==> flow/design.v (excerpt) <==
module TNS_dec_33(
    input wire clk,
    input wire rst_n,
    input wire [32:0] codein,
    output reg [30 - 1 : 0] dataout
    );
    wire [30 - 1 : 0] dataout_wire;
    assign dataout_wire = (codein[32]*847425747) + (codein[31]*564950498) + (codein[30]*282475249) + 
                    (codein[29]*121060821) + (codein[28]*80707214) + (codein[27]*40353607) + 
                    (codein[26]*17294403) + (codein[25]*11529602) + (codein[24]*5764801) + 
                    (codein[23]*2470629) + (codein[22]*1647086) + (codein[21]*823543) + 
                    (codein[20]*352947) + (codein[19]*235298) + (codein[18]*117649) + (codein[17]*50421) + (codein[16]*33614) + 
                    (codein[15]*16807) + (codein[14]*7203) + (codein[13]*4802) + (codein[12]*2401) + (codein[11]*1029) +
                    (codein[10]*686) + (codein[9]*343) + (codein[8]*147) + (codein[7]*98) + (codein[6]*49) +
                    (codein[5]*21) + (codein[4]*14) + (codein[3]*7) + (codein[2]*3) + (codein[1]*2) +
                    (codein[0]*1);
    always @(posedge clk or negedge rst_n) begin
        if (~rst_n) begin
            dataout <= 0;
        end
        else begin
            dataout <= dataout_wire;
        end
    end
endmodule
Size: ~910 cells after synthesis, about 65 I/O pins, ~9500 sq um of cells after synthesis.
clock: 12.0 ns
lec_check: 0
cap_margin: 0
cell_pad_in_sites_global_placement: 3
core_aspect_ratio: 1.54
core_margin: 6
core_utilization: 40
cts_cluster_diameter: 99
cts_cluster_size: 14
hold_slack_margin: 0.13
place_density: 0.41
slew_margin: 0
tns_end_percent: 5
run.sh (not shown) runs the stock make flow with config.mk's settings and CLKGATE_MAP_FILE=.
The starting point completed with no timing, DRC or antenna violations.
Change:
==> flow/config.mk (replaced) <==
export PLATFORM = sky130hd
export DESIGN_NAME = TNS_dec_33
export DESIGN_NICKNAME = TNS_dec_33
export VERILOG_FILES = /design/flow/design.v
export SDC_FILE = /design/flow/constraint.sdc
export NUM_CORES = 4
export LEC_CHECK = 0
export CAP_MARGIN = 20
export CELL_PAD_IN_SITES_GLOBAL_PLACEMENT = 1
export CORE_MARGIN = 2
export CORE_UTILIZATION = 59
export SLEW_MARGIN = 20
What happened: The new run completed with no timing, DRC or antenna violations. Critical path depth stays the same. Non-clock buffer count came out higher by 1. Cell area came out lower by 0.70%. Sequential share of layout area barely changes. Maximum frequency came out higher by 0.44%.
Change:
--- a/flow/config.mk
+++ b/flow/config.mk
@@ -8,2 +8,3 @@
-export CAP_MARGIN = 20
-export CELL_PAD_IN_SITES_GLOBAL_PLACEMENT = 1
+export CAP_MARGIN = 15
+export CELL_PAD_IN_SITES_GLOBAL_PLACEMENT = 2
+export CORE_ASPECT_RATIO = 0.78
@@ -11 +12,5 @@
-export CORE_UTILIZATION = 59
+export CORE_UTILIZATION = 32
+export CTS_CLUSTER_SIZE = 18
+export MAX_ROUTING_LAYER = met4
+export PLACE_DENSITY_LB_ADDON = 0.12
+export SETUP_SLACK_MARGIN = -0.1
Outcome: The new run completed without violations; core utilization falls by 30 points; maximum frequency is about the same; sequential share of layout area went down by 0.13 points; via count came out lower by 2.7%; synthesized cell count does not change; clock-buffer cell count goes up by 1; area after synthesis does not change.
Change:
==> flow/config.mk (replaced) <==
export PLATFORM = sky130hd
export DESIGN_NAME = TNS_dec_33
export DESIGN_NICKNAME = TNS_dec_33
export VERILOG_FILES = /design/flow/design.v
export SDC_FILE = /design/flow/constraint.sdc
export NUM_CORES = 4
export LEC_CHECK = 0
export CAP_MARGIN = 20
export CELL_PAD_IN_SITES_GLOBAL_PLACEMENT = 3
export CORE_MARGIN = 2
export CORE_UTILIZATION = 40
export CTS_CLUSTER_DIAMETER = 396
export CTS_CLUSTER_SIZE = 98
export PLACE_DENSITY = 0.4
export SLEW_MARGIN = 0
export TNS_END_PERCENT = 5
Result: The new run finished clean; hold slack improved by 0.35 ns; count of clock-buffer cells in the layout is unchanged; cell area is lower by about 0.7%.

* * *

== build 11 ==
Starting RTL as in the previous note.
export LEC_CHECK = 0
export ABC_AREA = 1
export CAP_MARGIN = 0
export CELL_PAD_IN_SITES_DETAIL_PLACEMENT = 1
export CORE_ASPECT_RATIO = 0.92
export CORE_MARGIN = 9
export CORE_UTILIZATION = 40
export GPL_ROUTABILITY_DRIVEN = 0
export GPL_TIMING_DRIVEN = 1
export HOLD_SLACK_MARGIN = 0.26
export MAX_ROUTING_LAYER = met4
export SETUP_SLACK_MARGIN = 1.54
export SLEW_MARGIN = 30
create_clock -name core_clock -period 11.8 [get_ports {clk}]
Inputs modified between build 11 and build 34:
- MAX_ROUTING_LAYER: met4 -> met5
- SLEW_MARGIN: 30 -> 20
- GPL_TIMING_DRIVEN: 1 -> 0
- GPL_ROUTABILITY_DRIVEN: 0 -> unset
- ABC_AREA: 1 -> 0
- the clock period (ns, I/O delays scaled along): 11.8 -> 8.32
### Flow results
Build 34 finished every stage and its layout cleared the timing, design-rule and antenna checks.
Build 34 against build 11: mean post-synth cell area increased by 16% relative to the old numbers, logic depth of the worst setup path including buffers fell 4, synthesized-area fraction occupied by xor and xnor cells up 0.92 points, proportion of cell area occupied by multi-input gates went up by 0.21 points.
Compared with build 11, build 34 instantiates a smaller number of cells.
Looking at critical-path cell with the highest stage delay, the sky130_fd_sc_hd__clkdlybuf4s50_1 result is from build 11; the sky130_fd_sc_hd__fa_2 one comes from build 34.
## Diff of input files: build 74 against build 34
- a change of CORE_UTILIZATION from 40 to 70
- a deleted MAX_ROUTING_LAYER that had been met5
- a deleted HOLD_SLACK_MARGIN that had been 0.26
- a change of CAP_MARGIN from 0 to 20
- a deleted CELL_PAD_IN_SITES_DETAIL_PLACEMENT that had been 1
- a deleted SETUP_SLACK_MARGIN that had been 1.54
- a deleted GPL_TIMING_DRIVEN that had been 0
- a deleted CORE_ASPECT_RATIO that had been 0.92
- a change of CORE_MARGIN from 9 to 2
- a change of the clock period (ns, I/O delays scaled along) from 8.32 to 6.74
==> comparison <==
- The flow ended early for build 74: it failed with a tool error in 5_1_grt.
- Against build 34 as the reference, build 74 delivers a higher share of the core filled by cells before placement.
- Comparing the two runs side by side, build 74 comes out behind build 34 on worst setup slack before clock tree synthesis.
- From build 34 to build 74, area fraction in compound gates after synthesis did not move at all.
- Changes observed in build 74 relative to build 34: share of synthesized area occupied by flip-flops and latches was more or less identical, total cell area at the placement stage went up by about 10%, die size went down by 51%, netlist area before placement was more or less identical.
- Between build 34 and build 74, the flow reports die outline width decreasing by more than a quarter.
